$ cat config.mk
export PLATFORM = sky130hd
export DESIGN_NAME = tpumac
export DESIGN_NICKNAME = tpumac
export VERILOG_FILES = /design/flow/design.v
export SDC_FILE = /design/flow/constraint.sdc
export NUM_CORES = 4
export LEC_CHECK = 0
export ABC_AREA = 1
export CAP_MARGIN = 20
export CORE_MARGIN = 5
export CORE_UTILIZATION = 29
export CTS_CLUSTER_SIZE = 75
export GPL_ROUTABILITY_DRIVEN = 0
export MIN_ROUTING_LAYER = met2
export SLEW_MARGIN = 0
export TNS_END_PERCENT = 65
$ cat constraint.sdc
create_clock -name core_clock -period 4.94 [get_ports {clk}]
set_input_delay 0.9880 -clock core_clock [delete_from_list [all_inputs] [get_ports {clk}]]
set_output_delay 0.9880 -clock core_clock [all_outputs]
set_load 0.01 [all_outputs]
$ cat run.sh
#!/bin/bash
# the make line also repeats each setting of config.mk as NAME=value (left out here)
make -C /OpenROAD-flow-scripts/flow DESIGN_CONFIG=/design/flow/config.mk WORK_HOME=/design/flow/orfs CLKGATE_MAP_FILE= finish
$ cat design.v
module tpumac
 #(parameter BITS_AB=8,
   parameter BITS_C=16)
  (
   input clk, rst_n, WrEn, en,
   input signed [BITS_AB-1:0] Ain,
   input signed [BITS_AB-1:0] Bin,
   input signed [BITS_C-1:0] Cin,
   output reg signed [BITS_AB-1:0] Aout,
   output reg signed [BITS_AB-1:0] Bout,
   output reg signed [BITS_C-1:0] Cout
  );
  reg signed [BITS_C-1:0] Mult;
  reg [BITS_C-1:0] Adder, CMux;
  assign Mult = Ain * Bin;
  assign Adder = Mult + Cout;
  assign CMux = WrEn ? Cin : Adder;
  always@(posedge clk, negedge rst_n) begin
	if (!rst_n) begin
		Aout <= '0;
		Bout <= '0;
		Cout <= '0;
	end
	else if (en) begin
		Aout <= Ain;
		Bout <= Bin;
		Cout <= CMux;
	end
  end
endmodule
==> ci_impl_report.md, run 1 <==
### Yosys + OpenROAD results

| Metric | Value |
|---|---|
| Top cells by area | fa_1 32%, dfrtp_1 18%, nand2_1 14%, ha_1 10%, inv_1 10% |
| Yosys Instances | around 570 |
| Adder Share, Synth | 0.421 |
| Hold EP | Bout[5]$_DFFE_PN0P_ |
| Cell Rows | roughly 45 |
| Root buffer cell | clkbuf_16 |
| Via count | ~5.4k |
| Max-slew violations | 0 |
| Asr flop ratio synth | 1.00 |
| Worst hold path type | register to register |
| Buffers on Ports | ~67 |
| Max Fanout on Critical Path | 4 |
| Wirelength per Cell | between 10 and 15 um |
| Die y size | 134 um |
| EDFF count, synth | 0 |
| DP Cell Count | roughly 850 |
| Yosys chip area | between 4000 and 5000 um2 |
| FF+latch count, synth | 32 |
| Late-Pin Clk Latency | about 0.29 ns |
| DIE AREA | 18000 um2 |
| CTS Hold Bufs | 0 |
| Via/cell ratio | just over 6 |
| FP Core Util | 0.295 |
| Dominant synthesized flop cell | dfrtp_1 |
| Worst setup endpoint | Cout[15]$_DFFE_PN0P_ |
| Yosys top cell by instances | nand2_1 |
| Final Skew | around 0.005 ns |
| Simple share | 0.202 |
| Clock slew at reported path FFs | ~0.060 ns |
| CTS buffer count | 5 |
| Post-Syn Nets | 709 |
| Total I/O pin count | 68 |
| Final Non-Filler Cells | roughly 870 |
| Dpl hpwl | about 9600 um |
| Die width | 134 um |
| Ao+oa area frac | 0.0557 |
| Mapped cell area | around 4500 um2 |
| # fillers | about 1.5k |
| Max-capacitance violation count | 0 |
| DRT iter0 DRCs | 620 |
| Diode count | 0 |
| Status | timing/DRC/antenna clean |
| Gr usage total | 0.200 |
| Type of destination of the critical path | register |
| Cycle use final | 0.982 |
| Register share after synthesis | 0.179 |
| Worst path bufs/invs | 4 |
| Top cells by count | 164 x nand2_1, 119 x inv_1, 71 x fa_1 |
| CTS max path bufs | 2 |
| CTS tree | built |
| Vias in the first global route | about 6.1k |
| Pin count of the biggest net entering global routing | 34 |
| Peak Freq | just over 200 MHz |
| First-pass GRT wire length | slightly below 20000 um |
| Floorplan core area | 15100 um2 |
| Final setup viols | 0 |
| Slew headroom | 0.495 |
| Share of the synthesized area in the top cell type | 0.318 |
| Crit path DAT | ~5.0 ns |
| H-tree level count | 2 |
| Mux frac, synth | 0 |
| Setup TNS | 0 ns |
| Crit path cell chain | dlygate4sd2_1, nand2_1, fa_1, fa_1, inv_2, fa_1, fa_1, fa_1, ha_4, nand2_4, buf_4, nor2_2, and3_4, nor2_4, inv_1, nand2_1, nand3_1, nand2_1, nand2_1 |
| CP max stage delay | around 0.54 ns |
| Final Hold Viols | 0 |
| Pre-antenna DRT Iters | 8 |
| Final ANT Viol Nets | 0 |
| Area leader, netlist | fa_1 |
| Reg2Reg Capture Point | Cout[15]$_DFFE_PN0P_ |
| R2r worst-path depth | 20 |
| Startpoint Class | input pin |
| Final wirelength | between 10000 and 15000 um |
| Tool warnings | 29 |
| Area fraction in xor and xnor cells | 0.0137 |
| Critical path depth in cells | 19 |
| Synth Instances | approximately 570 |
| Initial antenna violation count | 0 |
| Setup crit start | Ain[1] |
| Worst Path Required | between 5 and 6 ns |
| Synthesis Warnings | 4 |
| Post-synthesis cell type count | 32 |
| Hold path cells | 2 |
| Mean post-synth cell area | approximately 7.9 um2 |
| DRC viols | 0 |
| Tmin final | slightly below 5 ns |
| Worst-Margin Slew | about 0.76 ns |
| R2R Setup Slk | 0.60 ns |
| Comb area leader | adder cells |
| Area growth syn-to-layout | 38.5% |
| Nets | approximately 820 |
| RSZ-0062 raised after global routing | true |
| Hold_sp | Bout[5]$_DFFE_PN0P_ |
| Most used cell, CP | fa_1 |
| Delay-heaviest family, CP | adder cells |
| CP max stage cell | fa_1 |
| Total congestion overflow | 0 |
| Worst Setup Path Type | input pin to register |
| Reg-to-Reg Start | Cout[6]$_DFFE_PN0P_ |
| Total clock sinks | 32 |
## through the flow
stage	utilization	setup slack (ns)	cell area, um2	hold WS (ns)
global placement	0.378	-0.708	5730	0.454
detailed placement	0.378	-0.820	5730	0.458
finish	0.409	0.0875	6190	0.467
floorplan	-	-0.0107	4520	0.506
global route	0.409	-0.0373	6190	0.494
CTS	0.394	0.00138	5970	0.473
## what timing repair did
action                                  4_1_cts  5_1_grt
resized                                      58       72
cloned                                        0        0
pin swaps                                    16       25
setup buffers                                 3        1
endpoints found under the setup margin       10        8
## area by class of cell
type | instances | area (um2) | share of cell area
Multi-Input combinational cell | 385 | 3380 | 0.546
Timing Repair Buffer | 128 | 1130 | 0.182
Sequential cell | 32 | 801 | 0.129
Inverter | 124 | 477 | 0.0770
Tap cell | 188 | 235 | 0.0380
Clock buffer | 5 | 125 | 0.0202
Clock inverter | 3 | 42.5 | 0.00687
## routing by layer
layer | global-route usage | share of wire | vias to the layer above
li1 | - | - | 1890
met4 | 0.0153 | 0.034 | 0
met5 | 0.0194 | 0 | -
met2 | 0.228 | 0.55 | 1312
met3 | 0.309 | 0.42 | 80
met1 | - | 0 | 2076
==> run 2, diff against run 1 <==
Settings changed: ABC_AREA 1 to default, CAP_MARGIN 20 to 0, CORE_MARGIN 5 to 2, CORE_UTILIZATION 29 to 70, CTS_CLUSTER_DIAMETER from default to 379, CTS_CLUSTER_SIZE 75 to 31, GPL_ROUTABILITY_DRIVEN 0 to default, HOLD_SLACK_MARGIN from default to 0.29, MIN_ROUTING_LAYER met2 to default, PLACE_DENSITY from default to 0.37, SETUP_SLACK_MARGIN from default to -0.23, SLEW_MARGIN 0 to 20, TNS_END_PERCENT 65 to default.
Clock period 4.94 ns to 3.02 ns, I/O delays scaled along.
==> ci_impl_report.md, run 2 <==
## Implementation flow summary

| Metric | Value |
|---|---|
| Yosys chip area | about 4200 um2 |
| DIE AREA | roughly 6600 um2 |
| Register share after synthesis | 0.191 |
| Area fraction in xor and xnor cells | 0.0398 |
| Die width | just over 80 um |
| Floorplan core area | 5850 um2 |
| Synth Instances | ~410 |
| Simple share | 0.113 |
| Buffers on Ports | between 60 and 70 |
| FF+latch count, synth | 32 |
| Comb area leader | adder cells |
| Die y size | 81.3 um |
| Dominant synthesized flop cell | dfrtp_1 |
| Ao+oa area frac | 0.0658 |
| Asr flop ratio synth | 1.00 |
| Cell Rows | 28 |
| EDFF count, synth | 0 |
| Tool Error | [ERROR DPL-0038] Utilization greater than 100%, impossible to legalize |
| Total I/O pin count | between 60 and 70 |
| Synthesis Warnings | 4 |
| FP Core Util | 0.715 |
| Yosys Instances | slightly above 400 |
| Post-Syn Nets | roughly 550 |
| Mean post-synth cell area | about 10 um2 |
| Post-synthesis cell type count | 33 |
| Stage where the run ended | clock tree synthesis |
| Share of the synthesized area in the top cell type | 0.340 |
| Top cells by count | 74 x inv_1, 71 x fa_1, 37 x ha_1 |
| Gp weighted congestion | between 0.8 and 0.9 |
| Mux frac, synth | 0.0622 |
| Area leader, netlist | fa_1 |
| Status | stopped before the end |
| Mapped cell area | approximately 4200 um2 |
| Yosys top cell by instances | inv_1 |
| Dpl hpwl | approximately 10000 um |
| Adder Share, Synth | 0.450 |
| Top cells by area | fa_1 34%, dfrtp_1 19%, ha_1 11%, inv_1 6.6%, and2_1 4.8% |
| Post-DP Area | 5440 um2 |
==> run 2: through the flow <==
| step | hold slack [ns] | util | setup slack, ns | instances |
|---|---|---|---|---|
| detailed placement | 0.510 | 0.929 | -2.49 | 599 |
| global placement | 0.489 | 0.929 | -2.26 | 599 |
| floorplan | 0.308 | - | -1.60 | 406 |
==> run 3, diff against run 2 <==
Settings changed: ABC_AREA from default to 1, CAP_MARGIN 0 to 20, CORE_ASPECT_RATIO from default to 0.5, CORE_UTILIZATION 70 to 62, CTS_CLUSTER_DIAMETER 379 to 372, CTS_CLUSTER_SIZE 31 to 98, HOLD_SLACK_MARGIN 0.29 to default, PLACE_DENSITY 0.37 to default, SETUP_SLACK_MARGIN -0.23 to default, TNS_END_PERCENT from default to 5.
Clock period 3.02 ns to 2.83 ns, I/O delays scaled along.
==> ci_impl_report.md, run 3 <==
### Yosys + OpenROAD results

| Metric | Value |
|---|---|
| Status | failed layout checks |
| Violated Checks | negative setup slack |
| Hold path cells | 2 |
| R2R Setup Slk | -1.99 ns |
| Gp weighted congestion | a little under 0.9 |
| Total congestion overflow | 0 |
| EDFF count, synth | 0 |
| Adder Share, Synth | 0.421 |
| Synthesis Warnings | 4 |
| Total I/O pin count | between 60 and 70 |
| Peak Freq | between 200 and 250 MHz |
| Tmin final | just under 5 ns |
| Cycle use final | 1.74 |
| Slew headroom | 0.449 |
| Synth Instances | roughly 570 |
| Die y size | roughly 64 um |
| R2r worst-path depth | 18 |
| Area fraction in xor and xnor cells | 0.0137 |
| Final wirelength | 19100 um |
| Logic area | between 3000 and 4000 um2 |
| CP max stage cell | fa_1 |
| Die width | approximately 120 um |
| Met2 wire len | around 8100 um |
| Final Skew | ~0.0033 ns |
| Critical path depth in cells | 19 |
| CTS buffer count | 5 |
| Setup ws final | -2.09 ns |
| Asr flop ratio synth | 1.00 |
| Final ANT Viol Nets | 0 |
| Worst setup endpoint | Cout[11]$_DFFE_PN0P_ |
| FF+latch area | between 800 and 900 um2 |
| Hold EP | Aout[1]$_DFFE_PN0P_ |
| Worst Setup Path Type | input pin to register |
| Post-synthesis cell type count | 32 |
| Met3 Wirelength | 2950 um |
| Root buffer cell | clkbuf_16 |
| Simple share | 0.202 |
| CTS tree | built |
| Most used cell, CP | fa_1 |
| Ao+oa area frac | 0.0557 |
| Worst path bufs/invs | 4 |
| Mean post-synth cell area | 7.91 um2 |
| Hold_sp | Aout[1]$_DFFE_PN0P_ |
| Delay-heaviest family, CP | adder cells |
| CTS Hold Bufs | 0 |
| Nets | 840 |
| Tool warnings | 32 |
| Dominant synthesized flop cell | dfrtp_1 |
| Type of destination of the critical path | register |
| First-pass GRT wire length | approximately 23000 um |
| FP Core Util | 0.654 |
| CTS max path bufs | 2 |
| Yosys Instances | between 500 and 600 |
| DRC viols | 0 |
| Post-Syn Nets | a little over 700 |
| Yosys top cell by instances | nand2_1 |
| Register share after synthesis | 0.179 |
| Initial antenna violation count | 0 |
| Floorplan core area | 6830 um2 |
| Final Hold Viols | 0 |
| Dpl hpwl | approximately 9100 um |
| Mux frac, synth | 0 |
| Worst Path Required | roughly 3 ns |
| Post-Place Worst Slack | -2.46 ns |
| H-tree level count | 2 |
| Pre-antenna DRT Iters | 12 |
| Startpoint Class | input pin |
| Mapped cell area | about 4500 um2 |
| DIE AREA | 7950 um2 |
| Cell Rows | 21 |
| Crit path cell chain | clkbuf_4, nand2_1, fa_1, inv_1, fa_1, inv_1, fa_1, inv_1, fa_2, fa_1, ha_4, nand2_4, nor2_4, a21oi_4, o21ai_2, or2_1, nand3_1, nand2_1, nand2_1 |
| Buffers on Ports | 67 |
| Wirelength per Cell | ~24 um |
| Diode count | 0 |
| Top cells by count | 164 x nand2_1, 119 x inv_1, 71 x fa_1 |
| Comb area leader | adder cells |
| Setup crit start | Ain[6] |
| FF+latch count, synth | 32 |
| Via/cell ratio | roughly 6.6 |
| Via count | a little over 5k |
| Max Fanout on Critical Path | 5 |
| Area leader, netlist | fa_1 |
| Area growth syn-to-layout | 42.4% |
| Crit path DAT | 5.10 ns |
| Share of the synthesized area in the top cell type | 0.318 |
| Worst hold path type | register to register |
| # fillers | between 200 and 250 |
| Gr usage total | 0.380 |
| CP max stage delay | 0.60 ns |
| Top cells by area | fa_1 32%, dfrtp_1 18%, nand2_1 14%, ha_1 10%, inv_1 10% |
| RSZ-0062 raised after global routing | true |
| Max-capacitance violation count | 0 |
| Yosys chip area | roughly 4500 um2 |
| Max layer used | met4 |
| WL met1 | about 5800 um |
| Reg-to-Reg Start | Cout[6]$_DFFE_PN0P_ |
| Total clock sinks | 32 |
| DRT iter0 DRCs | roughly 920 |
| Late-Pin Clk Latency | 0.29 ns |
| Hold Slack | 0.472 ns |
| Reg2Reg Capture Point | Cout[11]$_DFFE_PN0P_ |
| Vias in the first global route | about 4.7k |
| Worst-Margin Slew | between 0.8 and 0.9 ns |
| Max-slew violations | 0 |
| Final setup viols | 13 |
| Pin count of the biggest net entering global routing | 33 |
| Clock slew at reported path FFs | ~0.060 ns |
[run 3: what timing repair did]
action / 4_1_cts / 5_1_grt
buffers inserted: 7 / 10
gates resized: 96 / 69
pin swaps: 31 / 33
endpoints found under the setup margin: 14 / 13
[run 3: cell type report]
class | instances | share of cell area
Timing Repair Buffer | 148 | 0.208
Clock inverter | 3 | 0.00668
Multi-Input combinational cell | 385 | 0.547
Inverter | 124 | 0.0755
Sequential cell | 32 | 0.126
Tap cell | 92 | 0.0181
Clock buffer | 5 | 0.0197
[run 3: layer usage]
| layer | global-route usage | vias up |
|---|---|---|
| met4 | 0.183 | 0 |
| li1 | - | 1931 |
| met1 | 0.478 | 2346 |
| met3 | 0.0902 | 287 |
| met5 | 0 | - |
| met2 | 0.624 | 619 |
[run 3: metrics by stage]
step	utilization	instance area [um2]	instances	setup TNS, ns
after floorplan	-	4570	565	-17.64
after global placement	0.839	5730	764	-26.34
after detailed placement	0.839	5730	764	-27.62
after CTS	0.897	6130	779	-18.18
after global routing	0.932	6370	789	-23.56
final	0.932	6370	789	-21.88
==> run 4, diff against run 3 <==
Settings changed: CORE_ASPECT_RATIO 0.5 to default, CORE_UTILIZATION 62 to 66, CTS_CLUSTER_DIAMETER 372 to default, CTS_CLUSTER_SIZE 98 to 74, SETUP_SLACK_MARGIN from default to 1.14, TNS_END_PERCENT 5 to default.
Clock period 2.83 ns to 5.67 ns, I/O delays scaled along.
==> ci_impl_report.md, run 4 <==
### Yosys + OpenROAD results

| Metric | Value |
|---|---|
| Register share after synthesis | 0.179 |
| Post-synthesis cell type count | 32 |
| Diode count | 0 |
| Reg2Reg Capture Point | Cout[14]$_DFFE_PN0P_ |
| Setup crit start | Bin[7] |
| Max Fanout on Critical Path | 5 |
| Hold_sp | Aout[0]$_DFFE_PN0P_ |
| CP max stage cell | fa_1 |
| # fillers | roughly 160 |
| First-pass GRT wire length | 28000 um |
| Synthesis Warnings | 4 |
| Status | failed layout checks |
| DRC viols | 0 |
| Cycle use final | 1.04 |
| Worst hold path type | register to register |
| Worst setup endpoint | Cout[14]$_DFFE_PN0P_ |
| Worst Path Required | between 5 and 6 ns |
| Type of destination of the critical path | register |
| Setup ws final | -0.230 ns |
| Pin count of the biggest net entering global routing | 34 |
| Buffers on Ports | 67 |
| FF+latch count, synth | 32 |
| Max-slew violations | 0 |
| Share of the synthesized area in the top cell type | 0.318 |
| R2R Setup Slk | roughly 0.5 ns |
| Delay-heaviest family, CP | adder cells |
| Peak Freq | approximately 170 MHz |
| Mapped cell area | 4470 um2 |
| Violated Checks | negative setup slack |
| CTS max path bufs | 2 |
| EDFF count, synth | 0 |
| Ao+oa area frac | 0.0557 |
| Tool warnings | 35 |
| Crit path cell chain | buf_8, inv_8, or2_4, fa_1, fa_1, inv_2, fa_1, fa_1, fa_1, ha_4, buf_4, nand2_1, nor2_1, nand3_1, nand3_2, nand2_1, nand2_1, nor2_1, o2bb2ai_1 |
| Critical path depth in cells | 19 |
| Die y size | 86.3 um |
| Worst-Margin Slew | a little under 0.8 ns |
| Top cells by count | 164 x nand2_1, 119 x inv_1, 71 x fa_1 |
| Via count | ~5.5k |
| Startpoint Class | input pin |
| Adder Share, Synth | 0.421 |
| Yosys Instances | 565 |
| CTS Hold Bufs | 0 |
| Reg-to-Reg Start | Cout[6]$_DFFE_PN0P_ |
| Worst path bufs/invs | 4 |
| Gp weighted congestion | about 0.94 |
| DIE AREA | between 7000 and 8000 um2 |
| Floorplan core area | roughly 6500 um2 |
| Via/cell ratio | around 7.3 |
| Gr usage total | 0.519 |
| Area growth syn-to-layout | 38.8% |
| RSZ-0062 raised after global routing | true |
| Total I/O pin count | around 68 |
| Mux frac, synth | 0 |
| Final Hold Viols | 0 |
| Clock slew at reported path FFs | approximately 0.090 ns |
| Simple share | 0.202 |
| Yosys chip area | 4470 um2 |
| Total clock sinks | 32 |
| Yosys top cell by instances | nand2_1 |
| Hold path cells | 2 |
| Dominant synthesized flop cell | dfrtp_1 |
| Hold EP | Aout[0]$_DFFE_PN0P_ |
| CTS tree | built |
| Area fraction in xor and xnor cells | 0.0137 |
| Cell Rows | 29 |
| Comb area leader | adder cells |
| Final setup viols | 3 |
| Final wirelength | about 22000 um |
| Most used cell, CP | fa_1 |
| Late-Pin Clk Latency | approximately 0.33 ns |
| DRT iter0 DRCs | between 1k and 1.5k |
| R2r worst-path depth | 17 |
| CP max stage delay | approximately 0.69 ns |
| Vias in the first global route | between 5k and 6k |
| Top cells by area | fa_1 32%, dfrtp_1 18%, nand2_1 14%, ha_1 10%, inv_1 10% |
| Slew headroom | 0.477 |
| Tmin final | roughly 6 ns |
| FP Core Util | 0.692 |
| Synth Instances | between 500 and 600 |
| Worst Setup Path Type | input pin to register |
| Post-Syn Nets | between 700 and 800 |
| CTS buffer count | 5 |
| Hold Slack | a little over 0.5 ns |
| Crit path DAT | between 6 and 7 ns |
| Dpl hpwl | ~11000 um |
| Root buffer cell | clkbuf_8 |
| Total congestion overflow | 0 |
| Pre-antenna DRT Iters | 17 |
| Initial antenna violation count | 0 |
| Asr flop ratio synth | 1.00 |
| Area leader, netlist | fa_1 |
| Die width | around 86 um |
| Max-capacitance violation count | 0 |
| Mean post-synth cell area | between 7 and 8 um2 |
| Final ANT Viol Nets | 0 |
| Wirelength per Cell | just under 30 um |
| Final Skew | around 0.025 ns |
| H-tree level count | 2 |
| Nets | ~820 |
run 4: metrics by stage:
step / setup WS (ns) / cells / area [um2] / setup TNS (ns) / util
3_3_place_gp: -0.0729 / 719 / 5620 / -0.132 / 0.870
3_5_place_dp: -0.253 / 719 / 5620 / -1.16 / 0.870
4_1_cts: 0.542 / 740 / 5930 / 0 / 0.918
2_1_floorplan: 0.712 / 565 / 4770 / 0 / -
5_1_grt: -0.275 / 755 / 6200 / -0.550 / 0.960
6_report: -0.230 / 755 / 6200 / -0.294 / 0.960
run 4: metal layers:
layer / part of all wire / vias to the layer above / global-route usage
met1: 0.28 / 2447 / 0.524
met5: 0.0013 / - / 0
li1: - / 1893 / -
met2: 0.41 / 818 / 0.844
met3: 0.16 / 372 / 0.206
met4: 0.15 / 2 / 0.428
run 4: what timing repair did:
action	CTS	global route
setup buffers	13	14
resized	90	69
pin swaps	41	48
endpoints found under the setup margin	12	11
run 4: final cells by class:
class / count / area (um2) / area share
multi-input combinational: 385 / 3560 / 0.574
timing repair buffer: 129 / 1160 / 0.187
sequential: 32 / 801 / 0.129
inverter: 124 / 482 / 0.0777
tap: 77 / 96.3 / 0.0155
clock buffer: 6 / 72.6 / 0.0117
clock inverter: 2 / 35.0 / 0.00565
==> run 5, diff against run 4 <==
Settings changed: CORE_UTILIZATION 66 to 68, CTS_CLUSTER_DIAMETER from default to 398, CTS_CLUSTER_SIZE 74 to 37, HOLD_SLACK_MARGIN from default to 0.29, SETUP_SLACK_MARGIN 1.14 to 0.59.
Clock period 5.67 ns to 4.67 ns, I/O delays scaled along.
==> ci_impl_report.md, run 5 <==
## Implementation flow summary

| Metric | Value |
|---|---|
| Synthesis Warnings | 4 |
| Total I/O pin count | around 68 |
| Top cells by area | fa_1 32%, dfrtp_1 18%, nand2_1 14%, ha_1 10%, inv_1 10% |
| Area fraction in xor and xnor cells | 0.0137 |
| Ao+oa area frac | 0.0557 |
| Die y size | 85.1 um |
| Share of the synthesized area in the top cell type | 0.318 |
| Yosys top cell by instances | nand2_1 |
| Synth Instances | between 500 and 600 |
| FP Core Util | 0.704 |
| Yosys Instances | around 570 |
| Floorplan core area | between 6000 and 7000 um2 |
| DIE AREA | a little over 7000 um2 |
| Post-synthesis cell type count | 32 |
| Asr flop ratio synth | 1.00 |
| Dominant synthesized flop cell | dfrtp_1 |
| Comb area leader | adder cells |
| Gp weighted congestion | just under 1 |
| Post-Syn Nets | 709 |
| FF+latch count, synth | 32 |
| Stage where the run ended | clock tree synthesis |
| Adder Share, Synth | 0.421 |
| Mapped cell area | ~4500 um2 |
| Simple share | 0.202 |
| Buffers on Ports | 67 |
| Register share after synthesis | 0.179 |
| Mux frac, synth | 0 |
| Area leader, netlist | fa_1 |
| Cell Rows | 29 |
| DP Cell Count | between 700 and 800 |
| Status | stopped before the end |
| EDFF count, synth | 0 |
| Post-Place Worst Slack | -0.897 ns |
| Mean post-synth cell area | 7.91 um2 |
| Tool Error | [ERROR DPL-0033] detailed placement checks failed during check placement. |
| Die width | between 80 and 90 um |
| Yosys chip area | between 4000 and 5000 um2 |
| Dpl hpwl | 12100 um |
| Top cells by count | 164 x nand2_1, 119 x inv_1, 71 x fa_1 |
run 5: stage by stage:
| stage | TNS [ns] | area (um2) |
|---|---|---|
| floorplan | -0.415 | 4840 |
| global placement | -6.07 | 5800 |
| detailed placement | -7.94 | 5800 |
==> run 6, diff against run 5 <==
Settings changed: CORE_UTILIZATION 68 to 72, CTS_CLUSTER_DIAMETER 398 to default, CTS_CLUSTER_SIZE 37 to 99, HOLD_SLACK_MARGIN 0.29 to default, SETUP_SLACK_MARGIN 0.59 to default.
Clock period 4.67 ns to 3.09 ns, I/O delays scaled along.
==> ci_impl_report.md, run 6 <==
## Implementation flow summary

| Metric | Value |
|---|---|
| Ao+oa area frac | 0.0557 |
| Floorplan core area | 5960 um2 |
| Dominant synthesized flop cell | dfrtp_1 |
| Post-Syn Nets | 709 |
| Mapped cell area | 4470 um2 |
| Top cells by count | 164 x nand2_1, 119 x inv_1, 71 x fa_1 |
| Post-synthesis cell type count | 32 |
| Tool Error | [ERROR DPL-0033] detailed placement checks failed during check placement. |
| Stage where the run ended | detailed placement |
| Mux frac, synth | 0 |
| Mean post-synth cell area | around 7.9 um2 |
| Comb area leader | adder cells |
| Die y size | around 83 um |
| Status | stopped before the end |
| Total I/O pin count | around 68 |
| DIE AREA | around 6900 um2 |
| Buffers on Ports | around 67 |
| Register share after synthesis | 0.179 |
| Gp weighted congestion | around 1.1 |
| Yosys chip area | 4470 um2 |
| Top cells by area | fa_1 32%, dfrtp_1 18%, nand2_1 14%, ha_1 10%, inv_1 10% |
| Share of the synthesized area in the top cell type | 0.318 |
| Cell Rows | 28 |
| Yosys top cell by instances | nand2_1 |
| Synthesis Warnings | 4 |
| Area fraction in xor and xnor cells | 0.0137 |
| Die width | 82.8 um |
| FP Core Util | 0.751 |
| Asr flop ratio synth | 1.00 |
| Adder Share, Synth | 0.421 |
| Simple share | 0.202 |
| EDFF count, synth | 0 |
| FF+latch count, synth | 32 |
| Area leader, netlist | fa_1 |
| Synth Instances | between 500 and 600 |
| Yosys Instances | approximately 570 |
-- run 6: stage by stage --
stage | cells | hold slack, ns | setup TNS [ns]
after floorplan | 565 | 0.322 | -12.81
after global placement | 749 | 0.457 | -22.12
==> run 7, diff against run 6 <==
Settings changed: CORE_UTILIZATION 72 to 68, CTS_CLUSTER_SIZE 99 to default.
Clock period 3.09 ns to 2.03 ns, I/O delays scaled along.
==> ci_impl_report.md, run 7 <==
## Implementation flow summary

| Metric | Value |
|---|---|
| Status | stopped before the end |
| Stage where the run ended | clock tree synthesis |
| Tool Error | [ERROR DPL-0033] detailed placement checks failed during check placement. |
| Share of the synthesized area in the top cell type | 0.318 |
| EDFF count, synth | 0 |
| Synthesis Warnings | 4 |
| Floorplan core area | 6350 um2 |
| Yosys chip area | approximately 4500 um2 |
| Mux frac, synth | 0 |
| Asr flop ratio synth | 1.00 |
| Synth Instances | 565 |
| Yosys Instances | between 500 and 600 |
| Total I/O pin count | 68 |
| Post-DP Area | 5890 um2 |
| Mapped cell area | between 4000 and 5000 um2 |
| Adder Share, Synth | 0.421 |
| DIE AREA | 7240 um2 |
| FF+latch count, synth | 32 |
| Comb area leader | adder cells |
| Simple share | 0.202 |
| FP Core Util | 0.704 |
| Ao+oa area frac | 0.0557 |
| Register share after synthesis | 0.179 |
| Top cells by area | fa_1 32%, dfrtp_1 18%, nand2_1 14%, ha_1 10%, inv_1 10% |
| Buffers on Ports | between 60 and 70 |
| Die y size | between 80 and 90 um |
| Top cells by count | 164 x nand2_1, 119 x inv_1, 71 x fa_1 |
| Area leader, netlist | fa_1 |
| Cell Rows | 29 |
| Mean post-synth cell area | around 8 um2 |
| Area fraction in xor and xnor cells | 0.0137 |
| Post-synthesis cell type count | 32 |
| Dpl hpwl | about 11000 um |
| Die width | between 80 and 90 um |
| Dominant synthesized flop cell | dfrtp_1 |
| Yosys top cell by instances | nand2_1 |
| Post-Syn Nets | about 710 |
| Gp weighted congestion | 0.900 |
run 7: stage by stage:
stage               std cells  utilization  setup TNS [ns]  worst slack [ns]
global placement          746        0.928          -33.75             -2.86
floorplan                 565            -          -23.91             -2.20
detailed placement        746        0.928          -36.00             -3.03
==> run 8, diff against run 7 <==
Settings changed: CORE_UTILIZATION 68 to 62, CTS_CLUSTER_SIZE from default to 98, TNS_END_PERCENT from default to 5.
Clock period 2.03 ns to 3.06 ns, I/O delays scaled along.
==> ci_impl_report.md, run 8 <==
### Yosys + OpenROAD results

| Metric | Value |
|---|---|
| Yosys top cell by instances | nand2_1 |
| Asr flop ratio synth | 1.00 |
| Mux frac, synth | 0 |
| Worst setup endpoint | Cout[15]$_DFFE_PN0P_ |
| EDFF count, synth | 0 |
| R2r worst-path depth | 19 |
| Area leader, netlist | fa_1 |
| Buffers on Ports | between 60 and 70 |
| Post-layout util | 0.910 |
| Final ANT Viol Nets | 0 |
| RSZ-0062 raised after global routing | true |
| Slew headroom | 0.277 |
| Hold_sp | Aout[4]$_DFFE_PN0P_ |
| Max Fanout on Critical Path | 7 |
| Gr usage total | 0.354 |
| Crit path DAT | between 4 and 5 ns |
| Via count | between 4k and 5k |
| Area growth syn-to-layout | 39.8% |
| Delay-heaviest family, CP | adder cells |
| Initial antenna violation count | 0 |
| DIE AREA | between 7000 and 8000 um2 |
| Total clock sinks | 32 |
| Met2 wire len | about 8300 um |
| Clock slew at reported path FFs | roughly 0.070 ns |
| DRT iter0 DRCs | between 500 and 600 |
| CP max stage cell | fa_1 |
| Synth Instances | around 570 |
| Cell Rows | 30 |
| Setup crit start | Ain[1] |
| CTS buffer count | 5 |
| Root buffer cell | clkbuf_8 |
| FF+latch count, synth | 32 |
| Max layer used | met4 |
| Tool warnings | 32 |
| Gp weighted congestion | 0.867 |
| Final Non-Filler Cells | 785 |
| Reg2Reg Capture Point | Cout[10]$_DFFE_PN0P_ |
| Final wirelength | about 17000 um |
| DP Cell Count | about 770 |
| WL met1 | ~5400 um |
| Violated Checks | negative setup slack |
| Max-capacitance violation count | 0 |
| Nets | 833 |
| Final Skew | about 0.01 ns |
| Simple share | 0.202 |
| Top cells by count | 164 x nand2_1, 119 x inv_1, 71 x fa_1 |
| DRC viols | 0 |
| Register share after synthesis | 0.179 |
| Reg-to-Reg Start | Cout[6]$_DFFE_PN0P_ |
| Worst hold path type | register to register |
| Die y size | between 80 and 90 um |
| Floorplan core area | 6870 um2 |
| Hold EP | Aout[4]$_DFFE_PN0P_ |
| Dpl hpwl | ~9400 um |
| Diode count | 0 |
| Type of destination of the critical path | register |
| Post-synthesis cell type count | 32 |
| Peak Freq | 216 MHz |
| Critical path depth in cells | 19 |
| Pre-antenna DRT Iters | 6 |
| Synthesis Warnings | 4 |
| Dominant synthesized flop cell | dfrtp_1 |
| R2R Setup Slk | -1.40 ns |
| Total I/O pin count | ~70 |
| CTS max path bufs | 2 |
| Hold Slack | 0.471 ns |
| Worst path bufs/invs | 3 |
| Setup ws final | -1.56 ns |
| CP max stage delay | a little over 0.5 ns |
| Max-slew violations | 0 |
| Comb area leader | adder cells |
| Worst-Margin Slew | 1.08 ns |
| Hold path cells | 2 |
| H-tree level count | 2 |
| Status | failed layout checks |
| Met3 Wirelength | ~1900 um |
| Share of the synthesized area in the top cell type | 0.318 |
| Via/cell ratio | approximately 6 |
| CTS tree | built |
| Area fraction in xor and xnor cells | 0.0137 |
| Post-Syn Nets | 709 |
| Tmin final | 4.62 ns |
| Crit path cell chain | dlygate4sd2_1, buf_4, nor2_1, fa_1, fa_1, fa_1, fa_1, ha_1, ha_4, a21oi_2, o21ai_1, nand2_1, nand2_1, nor2_2, inv_1, nand2_1, nand3_1, nand2_1, nand2_1 |
| Ao+oa area frac | 0.0557 |
| Adder Share, Synth | 0.421 |
| Mapped cell area | 4470 um2 |
| Worst Path Required | roughly 3.2 ns |
| Top cells by area | fa_1 32%, dfrtp_1 18%, nand2_1 14%, ha_1 10%, inv_1 10% |
| # fillers | 295 |
| Startpoint Class | input pin |
| Vias in the first global route | ~4.5k |
| Die width | approximately 89 um |
| First-pass GRT wire length | roughly 21000 um |
| FP Core Util | 0.651 |
| Mean post-synth cell area | 7.91 um2 |
| Final Hold Viols | 0 |
| Late-Pin Clk Latency | roughly 0.3 ns |
| Total congestion overflow | 0 |
| Pin count of the biggest net entering global routing | 33 |
| Worst Setup Path Type | input pin to register |
| Yosys Instances | between 500 and 600 |
| Cycle use final | 1.51 |
| Yosys chip area | 4470 um2 |
| Wirelength per Cell | around 22 um |
| Most used cell, CP | nand2_1 |
| Final setup viols | 13 |
-- run 8: per-stage QoR --
stage,setup TNS (ns),instance area [um2],setup slack (ns)
after global routing,-17.15,6250,-1.63
after detailed placement,-25.10,5710,-2.29
after floorplan,-15.25,4570,-1.46
after global placement,-23.41,5710,-2.12
final,-15.80,6250,-1.56
after CTS,-15.04,5920,-1.49
-- run 8: layer usage --
layer,GRT usage,vias to the layer above
li1,-,1922
met1,0.420,2229
met2,0.625,492
met3,0.0582,200
met4,0.175,0
met5,0,-
-- run 8: cell type report --
cell class                 count  area [um2]  share of cell area
clock buffer                   6        72.6              0.0116
clock inverter                 1        5.00            0.000801
inverter                     124         484              0.0775
multi-input combinational    385        3530               0.565
sequential                    32         801               0.128
tap                           96         120              0.0192
timing repair buffer         141        1240               0.198
-- run 8: timing repair --
item	CTS	global route
hold buffers	0	0
endpoints found under the setup margin	13	13
setup buffers	2	10
gates resized	80	83
pin swaps	26	52
==> run 9, diff against run 8 <==
Settings changed: ABC_AREA 1 to default, CORE_UTILIZATION 62 to 72, CTS_CLUSTER_DIAMETER from default to 38, CTS_CLUSTER_SIZE 98 to default, HOLD_SLACK_MARGIN from default to -0.08, PLACE_DENSITY_LB_ADDON from default to 0.24.
Clock period 3.06 ns to 5.2 ns, I/O delays scaled along.
==> ci_impl_report.md, run 9 <==
## Implementation flow summary

| Metric | Value |
|---|---|
| Register share after synthesis | 0.191 |
| Mean post-synth cell area | around 10 um2 |
| Mux frac, synth | 0.0622 |
| Synthesis Warnings | 4 |
| Gp weighted congestion | about 0.87 |
| Share of the synthesized area in the top cell type | 0.340 |
| EDFF count, synth | 0 |
| Top cells by count | 74 x inv_1, 71 x fa_1, 37 x ha_1 |
| Adder Share, Synth | 0.450 |
| Dpl hpwl | about 10000 um |
| Area leader, netlist | fa_1 |
| Top cells by area | fa_1 34%, dfrtp_1 19%, ha_1 11%, inv_1 6.6%, and2_1 4.8% |
| Cell Rows | 27 |
| Post-synthesis cell type count | 33 |
| Buffers on Ports | around 67 |
| Floorplan core area | roughly 5600 um2 |
| Die width | about 80 um |
| Tool Error | [ERROR DPL-0038] Utilization greater than 100%, impossible to legalize |
| Ao+oa area frac | 0.0658 |
| Simple share | 0.113 |
| Area fraction in xor and xnor cells | 0.0398 |
| Stage where the run ended | clock tree synthesis |
| DP Cell Count | 579 |
| Yosys Instances | ~410 |
| Dominant synthesized flop cell | dfrtp_1 |
| Synth Instances | a little over 400 |
| Post-Syn Nets | approximately 550 |
| Comb area leader | adder cells |
| Asr flop ratio synth | 1.00 |
| Yosys top cell by instances | inv_1 |
| Die y size | approximately 80 um |
| Total I/O pin count | a little under 70 |
| DIE AREA | ~6400 um2 |
| Mapped cell area | between 4000 and 5000 um2 |
| Status | stopped before the end |
| FP Core Util | 0.750 |
| Yosys chip area | ~4200 um2 |
| FF+latch count, synth | 32 |
==> run 9: through the flow <==
stage | instance area (um2) | setup WS [ns]
global placement | 5250 | -0.534
detailed placement | 5250 | -0.974
floorplan | 4200 | -0.00867
==> run 10, diff against run 9 <==
Settings changed: CTS_CLUSTER_SIZE from default to 69, TNS_END_PERCENT 5 to default.
Clock period 5.2 ns to 5.05 ns, I/O delays scaled along.
==> ci_impl_report.md, run 10 <==
## Implementation flow summary

| Metric | Value |
|---|---|
| Die width | about 80 um |
| FF+latch count, synth | 32 |
| Yosys top cell by instances | inv_1 |
| Synth Instances | between 400 and 500 |
| Post-Syn Nets | 550 |
| Gp weighted congestion | a little under 0.9 |
| Area fraction in xor and xnor cells | 0.0398 |
| Ao+oa area frac | 0.0658 |
| Buffers on Ports | roughly 67 |
| Area leader, netlist | fa_1 |
| Share of the synthesized area in the top cell type | 0.340 |
| Mapped cell area | ~4200 um2 |
| Adder Share, Synth | 0.450 |
| Top cells by area | fa_1 34%, dfrtp_1 19%, ha_1 11%, inv_1 6.6%, and2_1 4.8% |
| Mean post-synth cell area | a little over 10 um2 |
| Dpl hpwl | 10300 um |
| Synthesis Warnings | 4 |
| FP Core Util | 0.750 |
| Die y size | 80.2 um |
| Floorplan core area | around 5600 um2 |
| Yosys Instances | about 400 |
| Comb area leader | adder cells |
| Dominant synthesized flop cell | dfrtp_1 |
| DIE AREA | between 6000 and 7000 um2 |
| Post-synthesis cell type count | 33 |
| Cell Rows | 27 |
| Yosys chip area | about 4200 um2 |
| Mux frac, synth | 0.0622 |
| Tool Error | [ERROR DPL-0038] Utilization greater than 100%, impossible to legalize |
| Simple share | 0.113 |
| Top cells by count | 74 x inv_1, 71 x fa_1, 37 x ha_1 |
| Register share after synthesis | 0.191 |
| Stage where the run ended | clock tree synthesis |
| Total I/O pin count | approximately 68 |
| Asr flop ratio synth | 1.00 |
| Post-Place Worst Slack | -0.890 ns |
| EDFF count, synth | 0 |
| Status | stopped before the end |
## run 10: through the flow
step           cell area [um2]  std cells  utilization
3_3_place_gp              5270        581        0.945
3_5_place_dp              5270        581        0.945
2_1_floorplan             4220        406            -
==> run 11, diff against run 10 <==
Settings changed: CAP_MARGIN 20 to 5, CORE_UTILIZATION 72 to 70, CTS_CLUSTER_DIAMETER 38 to 43, CTS_CLUSTER_SIZE 69 to 31, HOLD_SLACK_MARGIN -0.08 to default, PLACE_DENSITY_LB_ADDON 0.24 to 0.28, SETUP_SLACK_MARGIN from default to 0.4.
Clock period 5.05 ns to 3.1 ns, I/O delays scaled along.
==> ci_impl_report.md, run 11 <==
## Implementation flow summary

| Metric | Value |
|---|---|
| Tool Error | [ERROR DPL-0038] Utilization greater than 100%, impossible to legalize |
| Dominant synthesized flop cell | dfrtp_1 |
| Mapped cell area | 4180 um2 |
| Dpl hpwl | ~10000 um |
| Ao+oa area frac | 0.0658 |
| Yosys chip area | 4180 um2 |
| Floorplan core area | 5850 um2 |
| Post-Place Worst Slack | -2.48 ns |
| Top cells by area | fa_1 34%, dfrtp_1 19%, ha_1 11%, inv_1 6.6%, and2_1 4.8% |
| Area fraction in xor and xnor cells | 0.0398 |
| Adder Share, Synth | 0.450 |
| Mux frac, synth | 0.0622 |
| Die y size | just over 80 um |
| Share of the synthesized area in the top cell type | 0.340 |
| Total I/O pin count | around 70 |
| Post-Syn Nets | 550 |
| Area leader, netlist | fa_1 |
| DIE AREA | approximately 6600 um2 |
| Simple share | 0.113 |
| Gp weighted congestion | 0.926 |
| Top cells by count | 74 x inv_1, 71 x fa_1, 37 x ha_1 |
| Yosys top cell by instances | inv_1 |
| Cell Rows | 28 |
| Buffers on Ports | 67 |
| Status | stopped before the end |
| Stage where the run ended | clock tree synthesis |
| Synthesis Warnings | 4 |
| Synth Instances | 406 |
| Mean post-synth cell area | just over 10 um2 |
| Asr flop ratio synth | 1.00 |
| Comb area leader | adder cells |
| Post-synthesis cell type count | 33 |
| FF+latch count, synth | 32 |
| FP Core Util | 0.715 |
| EDFF count, synth | 0 |
| Register share after synthesis | 0.191 |
| Yosys Instances | 406 |
| Die width | slightly above 80 um |
[run 11: through the flow]
step / hold WS (ns) / cells / TNS, ns / area [um2]
detailed placement: 0.496 / 600 / -26.75 / 5430
global placement: 0.489 / 600 / -23.37 / 5430
floorplan: 0.324 / 406 / -14.33 / 4300
==> run 12, diff against run 11 <==
Settings changed: ABC_AREA from default to 1, CAP_MARGIN 5 to 20, CORE_UTILIZATION 70 to 72, CTS_CLUSTER_DIAMETER 43 to default, CTS_CLUSTER_SIZE 31 to 99, PLACE_DENSITY from default to 0.39, PLACE_DENSITY_LB_ADDON 0.28 to default, SETUP_SLACK_MARGIN 0.4 to default, TNS_END_PERCENT from default to 5.
Clock period 3.1 ns to 2.04 ns, I/O delays scaled along.
==> ci_impl_report.md, run 12 <==
## Implementation flow summary

| Metric | Value |
|---|---|
| DIE AREA | around 7000 um2 |
| Cell Rows | 28 |
| Yosys top cell by instances | nand2_1 |
| Total I/O pin count | 68 |
| EDFF count, synth | 0 |
| Floorplan core area | 5960 um2 |
| Adder Share, Synth | 0.421 |
| Share of the synthesized area in the top cell type | 0.318 |
| Buffers on Ports | 67 |
| Mean post-synth cell area | between 7 and 8 um2 |
| Stage where the run ended | clock tree synthesis |
| FF+latch count, synth | 32 |
| Dominant synthesized flop cell | dfrtp_1 |
| Area leader, netlist | fa_1 |
| Ao+oa area frac | 0.0557 |
| Top cells by area | fa_1 32%, dfrtp_1 18%, nand2_1 14%, ha_1 10%, inv_1 10% |
| Status | stopped before the end |
| Synthesis Warnings | 4 |
| Mux frac, synth | 0 |
| Synth Instances | approximately 570 |
| Top cells by count | 164 x nand2_1, 119 x inv_1, 71 x fa_1 |
| Area fraction in xor and xnor cells | 0.0137 |
| Comb area leader | adder cells |
| Asr flop ratio synth | 1.00 |
| DP Cell Count | between 700 and 800 |
| Dpl hpwl | roughly 14000 um |
| Tool Error | [ERROR DPL-0038] Utilization greater than 100%, impossible to legalize |
| Simple share | 0.202 |
| Gp weighted congestion | 0.941 |
| FP Core Util | 0.751 |
| Yosys chip area | about 4500 um2 |
| Register share after synthesis | 0.179 |
| Post-synthesis cell type count | 32 |
| Yosys Instances | ~570 |
| Die width | about 83 um |
| Post-Syn Nets | roughly 710 |
| Mapped cell area | 4470 um2 |
| Die y size | between 80 and 90 um |
==> run 12: per-stage QoR <==
step / area, um2 / setup slack, ns / hold WS [ns]
after detailed placement: 5750 / -3.36 / 0.466
after global placement: 5750 / -2.83 / 0.452
after floorplan: 4570 / -2.27 / 0.112
==> run 13, diff against run 12 <==
Settings changed: ABC_AREA 1 to default, CORE_UTILIZATION 72 to 40, CTS_CLUSTER_SIZE 99 to default, PLACE_DENSITY 0.39 to default, TNS_END_PERCENT 5 to default.
Clock period 2.04 ns to 5.22 ns, I/O delays scaled along.
==> ci_impl_report.md, run 13 <==
### Yosys + OpenROAD results

| Metric | Value |
|---|---|
| Status | timing/DRC/antenna clean |
| Ao+oa area frac | 0.0658 |
| Cycle use final | 0.972 |
| Yosys top cell by instances | inv_1 |
| R2r worst-path depth | 16 |
| CTS Hold Bufs | 0 |
| Vias in the first global route | around 3.3k |
| Dominant synthesized flop cell | dfrtp_1 |
| Top cells by count | 74 x inv_1, 71 x fa_1, 37 x ha_1 |
| Mux frac, synth | 0.0622 |
| Cell Rows | 37 |
| Setup ws final | between 0.1 and 0.15 ns |
| Hold EP | Bout[6]$_DFFE_PN0P_ |
| Via/cell ratio | around 4.8 |
| Met2 wire len | between 4000 and 5000 um |
| Wirelength per Cell | between 10 and 15 um |
| CTS max path bufs | 2 |
| Gr usage total | 0.178 |
| Crit path DAT | between 5 and 6 ns |
| Logic area | a little over 3000 um2 |
| Initial antenna violation count | 0 |
| FF+latch area | between 800 and 900 um2 |
| Pre-antenna DRT Iters | 4 |
| Final wirelength | roughly 9100 um |
| Worst-Margin Slew | between 0.9 and 1 ns |
| Yosys Instances | a little over 400 |
| Max-slew violations | 0 |
| R2R Setup Slk | slightly below 0.8 ns |
| H-tree level count | 2 |
| DRT iter0 DRCs | slightly above 90 |
| Dpl hpwl | approximately 7700 um |
| EDFF count, synth | 0 |
| Post-Syn Nets | 550 |
| Comb area leader | adder cells |
| Setup crit start | Bin[7] |
| Top cells by area | fa_1 34%, dfrtp_1 19%, ha_1 11%, inv_1 6.6%, and2_1 4.8% |
| Late-Pin Clk Latency | between 0.2 and 0.3 ns |
| Peak Freq | between 150 and 200 MHz |
| Area growth syn-to-layout | 30.0% |
| Post-layout util | 0.531 |
| WL met1 | about 4000 um |
| Register share after synthesis | 0.191 |
| Via count | approximately 3.1k |
| Final setup viols | 0 |
| FP Core Util | 0.409 |
| Simple share | 0.113 |
| Worst hold path type | register to register |
| Hold path cells | 1 |
| Type of destination of the critical path | register |
| Worst Path Required | ~5.4 ns |
| Area leader, netlist | fa_1 |
| Slew headroom | 0.353 |
| Die y size | 106 um |
| Total congestion overflow | 0 |
| CTS tree | built |
| Hold_sp | Bout[6]$_DFFE_PN0P_ |
| Buffers on Ports | around 67 |
| Worst path bufs/invs | 3 |
| Delay-heaviest family, CP | adder cells |
| Max layer used | met4 |
| CTS buffer count | 5 |
| DIE AREA | between 10000 and 15000 um2 |
| Mean post-synth cell area | between 10 and 15 um2 |
| Met3 Wirelength | around 300 um |
| Post-Place Worst Slack | -0.675 ns |
| Synthesis Warnings | 4 |
| Crit path cell chain | dlygate4sd2_1, buf_4, nand2b_4, fa_1, fa_1, inv_1, fa_1, fa_1, fa_1, ha_4, o21ai_1, o21bai_2, o211ai_1, a31oi_1, xnor2_1, o221ai_1 |
| Nets | 660 |
| Critical path depth in cells | 16 |
| Area fraction in xor and xnor cells | 0.0398 |
| Die width | ~110 um |
| CP max stage delay | between 0.5 and 0.6 ns |
| DRC viols | 0 |
| Reg-to-Reg Start | Cout[6]$_DFFE_PN0P_ |
| FF+latch count, synth | 32 |
| Clock slew at reported path FFs | 0.08 ns |
| Adder Share, Synth | 0.450 |
| Mapped cell area | ~4200 um2 |
| Total I/O pin count | 68 |
| Post-synthesis cell type count | 33 |
| Final Hold Viols | 0 |
| Share of the synthesized area in the top cell type | 0.340 |
| # fillers | roughly 940 |
| Max-capacitance violation count | 0 |
| Startpoint Class | input pin |
| Diode count | 0 |
| Worst setup endpoint | Cout[15]$_DFFE_PN0P_ |
| Tool warnings | 27 |
| Worst Setup Path Type | input pin to register |
| Floorplan core area | about 10000 um2 |
| Tmin final | 5.08 ns |
| Reg2Reg Capture Point | Cout[15]$_DFFE_PN0P_ |
| First-pass GRT wire length | between 15000 and 20000 um |
| Asr flop ratio synth | 1.00 |
| Most used cell, CP | fa_1 |
| CP max stage cell | fa_1 |
| Final Skew | approximately 0.0026 ns |
| Final ANT Viol Nets | 0 |
| Pin count of the biggest net entering global routing | 52 |
| Total clock sinks | 32 |
| Root buffer cell | clkbuf_8 |
| Gp weighted congestion | 0.806 |
| Yosys chip area | between 4000 and 5000 um2 |
| Synth Instances | 406 |
| Max Fanout on Critical Path | 3 |
==> run 13: repair_timing <==
item | CTS | global route
hold endpoints to repair | 0 | 0
pin swaps | 9 | 8
setup endpoints to repair | 9 | 8
buffers inserted | 1 | 0
resized | 35 | 19
==> run 13: metal layers <==
metal	vias up	track usage
li1	1493	-
met1	1564	0.233
met4	0	0.0376
met3	9	0.0245
met5	-	0
met2	59	0.316
==> run 13: area by class of cell <==
type,count,share of cell area
Clock buffer,7,0.0177
Sequential cell,32,0.147
Inverter,75,0.0520
Tap cell,136,0.0313
Timing Repair Buffer,114,0.180
Multi-Input combinational cell,288,0.572
==> run 13: stage by stage <==
stage               std cells  hold slack [ns]  TNS (ns)  cell area, um2
floorplan                 406            0.551         0            4200
global placement          644            0.490     -4.52            5340
detailed placement        644            0.498     -4.93            5340
CTS                       652            0.513         0            5450
global route              652            0.525   -0.0186            5440
finish                    652            0.508         0            5440
==> run 14, diff against run 13 <==
Settings changed: ABC_AREA from default to 1, CAP_MARGIN 20 to 25, CELL_PAD_IN_SITES_DETAIL_PLACEMENT from default to 1, CORE_UTILIZATION 40 to 45, GPL_ROUTABILITY_DRIVEN from default to 0, GPL_TIMING_DRIVEN from default to 0, PLACE_DENSITY from default to 0.81, SLEW_MARGIN 20 to 40, TNS_END_PERCENT from default to 60.
Clock period 5.22 ns to 9.11 ns, I/O delays scaled along.
==> ci_impl_report.md, run 14 <==
### Yosys + OpenROAD results

| Metric | Value |
|---|---|
| Max Fanout on Critical Path | 10 |
| Cell Rows | 36 |
| Area leader, netlist | fa_1 |
| Cycle use final | 0.766 |
| Post-DP Area | slightly above 5000 um2 |
| Hold EP | Bout[2]$_DFFE_PN0P_ |
| Mean post-synth cell area | a little under 8 um2 |
| Asr flop ratio synth | 1.00 |
| Post-CTS Repair Setup Buffers | 0 |
| Yosys chip area | about 4500 um2 |
| Pre-antenna DRT Iters | 4 |
| Final Non-Filler Cells | ~760 |
| Vias in the first global route | between 4k and 5k |
| Worst Path Required | approximately 9.3 ns |
| Crit path cell chain | clkdlybuf4s50_1, clkinv_1, or2_2, fa_1, fa_1, inv_1, fa_1, fa_1, fa_1, ha_1, a21oi_1, nand2_1, nand2_1, inv_1, o21ai_1, a21o_1, nand3_1, nand2_1, nand2_1 |
| # fillers | 1232 |
| Top cells by count | 164 x nand2_1, 119 x inv_1, 71 x fa_1 |
| EDFF count, synth | 0 |
| Floorplan core area | approximately 10000 um2 |
| RSZ-0062 raised after global routing | false |
| Max-slew violations | 0 |
| Adder Share, Synth | 0.421 |
| Tmin final | 6.98 ns |
| Startpoint Class | input pin |
| Slew headroom | 0.601 |
| Worst path bufs/invs | 4 |
| Comb area leader | adder cells |
| PostCTS Resize Cnt | 0 |
| FP Core Util | 0.459 |
| Root buffer cell | clkbuf_8 |
| Final ANT Viol Nets | 0 |
| Gr usage total | 0.305 |
| DRC viols | 0 |
| CP max stage delay | between 0.5 and 0.6 ns |
| Die width | 104 um |
| Final Skew | around 0.022 ns |
| Status | timing/DRC/antenna clean |
| DRT iter0 DRCs | 214 |
| Worst setup endpoint | Cout[10]$_DFFE_PN0P_ |
| Total I/O pin count | 68 |
| R2R Setup Slk | between 4 and 5 ns |
| Setup crit start | Bin[7] |
| Critical path depth in cells | 19 |
| Tool warnings | 27 |
| Via/cell ratio | roughly 5.4 |
| Final wirelength | approximately 16000 um |
| Buffers on Ports | between 50 and 60 |
| Yosys top cell by instances | nand2_1 |
| Area fraction in xor and xnor cells | 0.0137 |
| Register share after synthesis | 0.179 |
| Max-capacitance violation count | 0 |
| Top cells by area | fa_1 32%, dfrtp_1 18%, nand2_1 14%, ha_1 10%, inv_1 10% |
| Dominant synthesized flop cell | dfrtp_1 |
| Yosys Instances | between 500 and 600 |
| CTS Hold Bufs | 0 |
| First-pass GRT wire length | around 25000 um |
| Worst-Margin Slew | between 0.5 and 0.6 ns |
| FF+latch count, synth | 32 |
| Peak Freq | approximately 140 MHz |
| Hold_sp | Bout[2]$_DFFE_PN0P_ |
| Total congestion overflow | 0 |
| Clock slew at reported path FFs | roughly 0.090 ns |
| Final setup viols | 0 |
| Logic area | ~3100 um2 |
| Reg-to-Reg Start | Cout[6]$_DFFE_PN0P_ |
| Synthesis Warnings | 4 |
| CTS buffer count | 5 |
| FF+latch area | about 800 um2 |
| Die y size | 104 um |
| Setup TNS | 0 ns |
| R2r worst-path depth | 19 |
| CP max stage cell | fa_1 |
| DP Cell Count | roughly 750 |
| Post-layout util | 0.542 |
| Area growth syn-to-layout | 17.9% |
| Reg2Reg Capture Point | Cout[10]$_DFFE_PN0P_ |
| Worst hold path type | register to register |
| DIE AREA | 10700 um2 |
| Share of the synthesized area in the top cell type | 0.318 |
| Hold path cells | 2 |
| Initial antenna violation count | 0 |
| Design Area, Final | 5270 um2 |
| Pin count of the biggest net entering global routing | 18 |
| CTS tree | built |
| Synth Instances | 565 |
| Wirelength per Cell | between 20 and 25 um |
| Via count | between 4k and 5k |
| Type of destination of the critical path | register |
| Post-Place Worst Slack | 1.99 ns |
| Simple share | 0.202 |
| Worst Setup Path Type | input pin to register |
| CTS max path bufs | 2 |
| Total clock sinks | 32 |
| Post-Syn Nets | 709 |
| Nets | 769 |
| Crit path DAT | between 7 and 8 ns |
| H-tree level count | 2 |
| Dpl hpwl | 13000 um |
| Mapped cell area | between 4000 and 5000 um2 |
| Final Hold Viols | 0 |
| Mux frac, synth | 0 |
| Most used cell, CP | fa_1 |
| Setup ws final | 2.13 ns |
| Delay-heaviest family, CP | adder cells |
| Diode count | 0 |
| Ao+oa area frac | 0.0557 |
| Late-Pin Clk Latency | about 0.32 ns |
| Post-synthesis cell type count | 32 |
==> run 14: final cells by class <==
type	instances	share of cell area
clock buffers	6	0.0157
repair buffers	53	0.103
inverters	124	0.0883
plain buffers	24	0.0199
flip-flops and latches	32	0.152
multi-input cells	385	0.588
clock inverters	2	0.00190
well taps	133	0.0316
==> run 14: per-layer routing <==
layer	part of all wire	GRT usage	up-vias
li1	-	-	1788
met2	0.53	0.563	190
met5	0	0	-
met3	0.050	0.0485	96
met1	0.34	0.311	2038
met4	0.079	0.220	0
==> run 14: per-stage QoR <==
step	hold slack [ns]
floorplan	0.506
global placement	0.453
detailed placement	0.458
CTS	0.480
global route	0.514
finish	0.480
==> run 15, diff against run 14 <==
Settings changed: ABC_AREA 1 to default, CAP_MARGIN 25 to 20, CELL_PAD_IN_SITES_DETAIL_PLACEMENT 1 to default, CORE_UTILIZATION 45 to 72, CTS_CLUSTER_DIAMETER from default to 38, GPL_ROUTABILITY_DRIVEN 0 to default, GPL_TIMING_DRIVEN 0 to default, HOLD_SLACK_MARGIN from default to -0.08, PLACE_DENSITY 0.81 to default, PLACE_DENSITY_LB_ADDON from default to 0.24, SLEW_MARGIN 40 to 20, TNS_END_PERCENT 60 to default.
Clock period 9.11 ns to 4.93 ns, I/O delays scaled along.
==> ci_impl_report.md, run 15 <==
## Implementation flow summary

| Metric | Value |
|---|---|
| Gp weighted congestion | approximately 0.90 |
| Yosys chip area | around 4200 um2 |
| Tool Error | [ERROR DPL-0038] Utilization greater than 100%, impossible to legalize |
| DIE AREA | about 6400 um2 |
| Buffers on Ports | about 67 |
| Area leader, netlist | fa_1 |
| Ao+oa area frac | 0.0658 |
| Dominant synthesized flop cell | dfrtp_1 |
| Floorplan core area | ~5600 um2 |
| Die y size | 80.2 um |
| Share of the synthesized area in the top cell type | 0.340 |
| Simple share | 0.113 |
| Post-synthesis cell type count | 33 |
| Mean post-synth cell area | between 10 and 15 um2 |
| Adder Share, Synth | 0.450 |
| Yosys Instances | just over 400 |
| Asr flop ratio synth | 1.00 |
| Top cells by area | fa_1 34%, dfrtp_1 19%, ha_1 11%, inv_1 6.6%, and2_1 4.8% |
| Synthesis Warnings | 4 |
| Comb area leader | adder cells |
| Cell Rows | 27 |
| Stage where the run ended | clock tree synthesis |
| Top cells by count | 74 x inv_1, 71 x fa_1, 37 x ha_1 |
| Mux frac, synth | 0.0622 |
| Status | stopped before the end |
| Total I/O pin count | about 68 |
| Mapped cell area | 4180 um2 |
| Die width | 80.2 um |
| Post-Syn Nets | roughly 550 |
| FP Core Util | 0.750 |
| EDFF count, synth | 0 |
| Dpl hpwl | between 10000 and 15000 um |
| Yosys top cell by instances | inv_1 |
| Post-Place Worst Slack | -1.05 ns |
| Synth Instances | 406 |
| FF+latch count, synth | 32 |
| Area fraction in xor and xnor cells | 0.0398 |
| Register share after synthesis | 0.191 |
-- run 15: stage by stage --
stage	TNS (ns)	instances	cell area, um2
after floorplan	-0.171	406	4250
after global placement	-5.87	585	5320
after detailed placement	-9.29	585	5320
==> run 16, diff against run 15 <==
Settings changed: ABC_AREA from default to 1, CTS_CLUSTER_DIAMETER 38 to default, HOLD_SLACK_MARGIN -0.08 to default, PLACE_DENSITY_LB_ADDON 0.24 to 0.07, TNS_END_PERCENT from default to 10.
Clock period 4.93 ns to 4.98 ns, I/O delays scaled along.
==> ci_impl_report.md, run 16 <==
## Implementation flow summary

| Metric | Value |
|---|---|
| Mapped cell area | between 4000 and 5000 um2 |
| Yosys Instances | approximately 570 |
| Comb area leader | adder cells |
| Share of the synthesized area in the top cell type | 0.318 |
| Adder Share, Synth | 0.421 |
| Yosys chip area | around 4500 um2 |
| Post-Syn Nets | between 700 and 800 |
| Mux frac, synth | 0 |
| Synthesis Warnings | 4 |
| Stage where the run ended | clock tree synthesis |
| Mean post-synth cell area | slightly below 8 um2 |
| Register share after synthesis | 0.179 |
| Die y size | ~83 um |
| EDFF count, synth | 0 |
| Area fraction in xor and xnor cells | 0.0137 |
| Total I/O pin count | between 60 and 70 |
| Floorplan core area | about 6000 um2 |
| Tool Error | [ERROR DPL-0038] Utilization greater than 100%, impossible to legalize |
| Top cells by count | 164 x nand2_1, 119 x inv_1, 71 x fa_1 |
| Gp weighted congestion | roughly 0.95 |
| Asr flop ratio synth | 1.00 |
| Yosys top cell by instances | nand2_1 |
| Simple share | 0.202 |
| Synth Instances | roughly 570 |
| Top cells by area | fa_1 32%, dfrtp_1 18%, nand2_1 14%, ha_1 10%, inv_1 10% |
| Buffers on Ports | between 60 and 70 |
| FF+latch count, synth | 32 |
| Dominant synthesized flop cell | dfrtp_1 |
| Area leader, netlist | fa_1 |
| Dpl hpwl | ~12000 um |
| DIE AREA | roughly 7000 um2 |
| Post-synthesis cell type count | 32 |
| Post-DP Area | between 5000 and 6000 um2 |
| Die width | between 80 and 90 um |
| FP Core Util | 0.751 |
| Ao+oa area frac | 0.0557 |
| Cell Rows | 28 |
| Status | stopped before the end |
run 16: metrics by stage:
step,hold WS [ns],cells,util,worst slack [ns]
after floorplan,0.506,565,-,-0.00268
after global placement,0.453,739,0.936,-0.629
after detailed placement,0.465,739,0.936,-0.998
